==> flow/design.v (excerpt) <==
module fpmultiplier (output logic [31:0] product, output logic ready,
		input logic [31:0] a, input logic clock, nreset);
Size: roughly 2,600 cells after synthesis, ~140 flip-flops, about 67 I/O pins.
clock: 7.35 ns
lec_check: 0
cap_margin: 20
core_margin: 2
core_utilization: 72
cts_cluster_diameter: 27
place_density_lb_addon: 0.2
setup_slack_margin: 1.85
slew_margin: 20
run.sh (not shown) runs the stock make flow with config.mk's settings and CLKGATE_MAP_FILE=.
The starting point finished with setup timing left.
Then changed:
Settings changed: ABC_AREA from default to 1, CTS_CLUSTER_SIZE from default to 72, SETUP_SLACK_MARGIN 1.85 to 0.72.
The new run went through all stages and came out clean.
Via count rises by about 5%.
Die size rises by 5.0%.
Design area rises by 1.3%.
Routed wire length falls by about 7%.
Count of clock-buffer cells in the layout rises by 1.
Flip-flop count does not change.
Synthesized area rises by about 5%.
First-iteration DRC count rises by 10%.
Then changed:
Settings changed: CTS_CLUSTER_DIAMETER 27 to default, CTS_CLUSTER_SIZE 72 to default, PLACE_DENSITY_LB_ADDON 0.2 to 0.18, SETUP_SLACK_MARGIN 0.72 to default.
Clock period 7.35 ns to 5.96 ns, I/O delays scaled along.
=> Now the flow stopped in global routing on GRT-0232; synthesized cell count does not change; die size stays the same; area after synthesis does not change.


## wip/violet
fpmultiplier again, from the RTL that the note above started with.
// fpmultiplier
module fpmultiplier (output logic [31:0] product, output logic ready,
		input logic [31:0] a, input logic clock, nreset);
clock: 8.34 ns
lec_check: 0
cap_margin: 15
core_margin: 7
core_utilization: 17
cts_cluster_diameter: 104
gpl_timing_driven: 0
hold_slack_margin: 0.06
max_routing_layer: met4
place_density_lb_addon: 0.22
slew_margin: 15
No stage failed in wip/violet, and the final checks on the layout all came back clean.
Here is what was changed in the inputs of wip/sierra compared with wip/violet.
--- a/flow/config.mk
+++ b/flow/config.mk
@@ -8,6 +8,4 @@
-export CAP_MARGIN = 15
-export CORE_MARGIN = 7
-export CORE_UTILIZATION = 17
-export CTS_CLUSTER_DIAMETER = 104
-export GPL_TIMING_DRIVEN = 0
-export HOLD_SLACK_MARGIN = 0.06
+export CAP_MARGIN = 20
+export CORE_MARGIN = 2
+export CORE_UTILIZATION = 40
+export HOLD_SLACK_MARGIN = 0.02
==> flow/constraint.sdc <==
create_clock -name core_clock -period 9.0 [get_ports {clock}]
set_input_delay 1.8000 -clock core_clock [delete_from_list [all_inputs] [get_ports {clock}]]
set_output_delay 1.8000 -clock core_clock [all_outputs]
set_load 0.01 [all_outputs]
==> comparison <==
- wip/sierra reached the final stage; the timing, DRC and antenna checks on its layout passed.
- wip/violet was carried through to the last stage, and its layout satisfied the timing, DRC and antenna checks.
- In the tables for wip/violet and wip/sierra, final worst slack reads lower with wip/violet.
- wip/sierra ends up with a insertion delay to the later sink of the worst-skew pair that is 60 ps lower than in wip/violet.
- The via count reported for wip/sierra is lower than the one for wip/violet.
- The higher wire length on met3 of wip/violet and wip/sierra is in wip/violet.
- [wip/sierra] register fraction of the total cell area rose 0.78 points relative to wip/violet
- Delta(die footprint, wip/sierra - wip/violet) < 0
Modified inputs, wip/willow compared to wip/sierra
--- a/flow/config.mk
+++ b/flow/config.mk
@@ -7,0 +8 @@
+export ABC_AREA = 1
@@ -10,5 +11,7 @@
-export CORE_UTILIZATION = 40
-export HOLD_SLACK_MARGIN = 0.02
-export MAX_ROUTING_LAYER = met4
-export PLACE_DENSITY_LB_ADDON = 0.22
-export SLEW_MARGIN = 15
+export CORE_UTILIZATION = 32
+export CTS_CLUSTER_DIAMETER = 222
+export CTS_CLUSTER_SIZE = 98
+export GPL_ROUTABILITY_DRIVEN = 0
+export PLACE_DENSITY = 0.6
+export SLEW_MARGIN = 20
+export TNS_END_PERCENT = 15
### Flow results
wip/willow went all the way through the flow, and no timing, DRC or antenna check failed. wip/sierra did not stop at any stage, and its layout met the timing, DRC and antenna checks. manti_48bit[45] as the last element of the critical path was reported by wip/willow, and manti_48bit[39] by wip/sierra. In the tables for wip/willow and wip/sierra, overall routing resource usage reads higher with wip/sierra. wip/willow vs. wip/sierra: share of the cycle needed by the critical path after routing went down by 9.0 points. Comparing wip/willow against wip/sierra, there is no change at all in flip-flop count. Diff wip/sierra -> wip/willow: final area +1500 um^2; non-clock buffer count saw a decrease; die footprint went up. wip/willow reports a higher remaining max-slew budget at the tightest pin than wip/sierra does. NOTE: multi-input combinational cell area in wip/willow falls short of that of wip/sierra. Power density over the cells: wip/willow vs wip/sierra down 1.1%.
Relative to wip/willow, the following input files were edited for wip/cedar:
--- a/flow/config.mk
+++ b/flow/config.mk
@@ -8 +7,0 @@
-export ABC_AREA = 1
@@ -11,4 +10 @@
-export CORE_UTILIZATION = 32
-export CTS_CLUSTER_DIAMETER = 222
-export CTS_CLUSTER_SIZE = 98
-export GPL_ROUTABILITY_DRIVEN = 0
+export CORE_UTILIZATION = 36
@@ -17 +12,0 @@
-export TNS_END_PERCENT = 15
==> flow/constraint.sdc <==
create_clock -name core_clock -period 13.4 [get_ports {clock}]
set_input_delay 2.6800 -clock core_clock [delete_from_list [all_inputs] [get_ports {clock}]]
set_output_delay 2.6800 -clock core_clock [all_outputs]
set_load 0.01 [all_outputs]
- wip/cedar completed; timing, DRC and antenna clean
- wip/cedar against wip/willow: pre-placement core utilization went up 4.3 points, data required time at the worst endpoint went up 4440 ps, smallest setup slack after layout went up 3300 ps.


== harbor ==
Starting RTL as in the previous note.
clock: 2.57 ns
lec_check: 0
abc_area: 1
cap_margin: 20
cell_pad_in_sites_global_placement: 0
core_aspect_ratio: 0.92
core_margin: 2
core_utilization: 72
cts_cluster_size: 24
max_routing_layer: met4
place_density: 0.6
setup_slack_margin: -0.25
slew_margin: 20
tns_end_percent: 80
Seen in the log of harbor: ODB-0269 during global routing (5_1_grt), after which the run never completed.
The following lists how juniper was set up differently from harbor:
==> flow/config.mk <==
export PLATFORM = sky130hd
export DESIGN_NAME = fpmultiplier
export DESIGN_NICKNAME = fpmultiplier
export VERILOG_FILES = /design/flow/design.v
export SDC_FILE = /design/flow/constraint.sdc
export NUM_CORES = 4
export LEC_CHECK = 0
export ABC_AREA = 1
export CAP_MARGIN = 20
export CORE_MARGIN = 2
export CORE_UTILIZATION = 72
export PLACE_DENSITY = 0.6
export SETUP_SLACK_MARGIN = 0.72
export SLEW_MARGIN = 20
export TNS_END_PERCENT = 10
==> flow/constraint.sdc <==
create_clock -name core_clock -period 3.59 [get_ports {clock}]
set_input_delay 0.7180 -clock core_clock [delete_from_list [all_inputs] [get_ports {clock}]]
set_output_delay 0.7180 -clock core_clock [all_outputs]
set_load 0.01 [all_outputs]
Results
Across harbor and juniper, no clean finish was achieved.
Stage in which a tool error killed harbor: global routing (5_1_grt).
Re part of the Yosys area used for sequential elements: no difference whatsoever between juniper and harbor.
The width of the chip number comes out higher for harbor vs juniper.
The half-perimeter wire length after placement number comes out higher for harbor vs juniper.
Between harbor and juniper, the starting utilization of the core area does not differ in any meaningful way.
Diff harbor -> juniper: site row count saw an increase; die area comparable; synthesized cell count was more or less identical.
For zinc, these inputs were changed with respect to juniper:
--- a/flow/config.mk
+++ b/flow/config.mk
@@ -6,10 +6,7 @@
 export NUM_CORES = 4
 export LEC_CHECK = 0
-export ABC_AREA = 1
 export CAP_MARGIN = 20
 export CORE_MARGIN = 2
-export CORE_UTILIZATION = 72
+export CORE_UTILIZATION = 29
 export PLACE_DENSITY = 0.6
-export SETUP_SLACK_MARGIN = 0.72
 export SLEW_MARGIN = 20
-export TNS_END_PERCENT = 10
==> flow/constraint.sdc <==
create_clock -name core_clock -period 8.27 [get_ports {clock}]
set_input_delay 1.6540 -clock core_clock [delete_from_list [all_inputs] [get_ports {clock}]]
set_output_delay 1.6540 -clock core_clock [all_outputs]
set_load 0.01 [all_outputs]
## What came out
zinc went all the way through the flow, and no timing, DRC or antenna check failed.
Relative to juniper, the number of gates resized after cts of zinc is lower by 59.
From juniper to zinc the numbers moved as follows: overall track demand over capacity in global routing -28 points; synthesized cell count -695; area growth from synthesis to layout -7.3 points; final wirelength -about 20%; summed instance area of the synthesized netlist -0.0012 mm².
met4 as the highest routing layer actually used was reported by zinc, and met5 by juniper.
The worst endpoint data arrival time in zinc sits 770 ps above the value recorded for juniper.
From juniper to zinc the numbers moved as follows: total setup buffers inserted after CTS -10, register-to-register slack went up, worst-case setup margin in the final layout moved up, ratio of final minimum period to clock period lower.
The following lists how maple was set up differently from zinc:
--- a/flow/config.mk
+++ b/flow/config.mk
@@ -8,5 +8,7 @@
 export CAP_MARGIN = 20
 export CORE_MARGIN = 2
-export CORE_UTILIZATION = 29
+export CORE_UTILIZATION = 64
+export HOLD_SLACK_MARGIN = -0.09
 export PLACE_DENSITY = 0.6
 export SLEW_MARGIN = 20
+export TNS_END_PERCENT = 5
==> flow/constraint.sdc <==
create_clock -name core_clock -period 6.26 [get_ports {clock}]
set_input_delay 1.2520 -clock core_clock [delete_from_list [all_inputs] [get_ports {clock}]]
set_output_delay 1.2520 -clock core_clock [all_outputs]
set_load 0.01 [all_outputs]
Results
Delta (maple minus zinc): sequential power rose 32%, non-clock buffer count rose 160%.
maple finished all stages; layout check result: FAIL, due to negative setup slack.
Master of the slowest instance on the critical path = fa_1: maple; master of the slowest instance on the critical path = dfrtp_1: zinc
Compared maple vs zinc, and total power is up in maple.
Power and IR drop assume default switching activity.
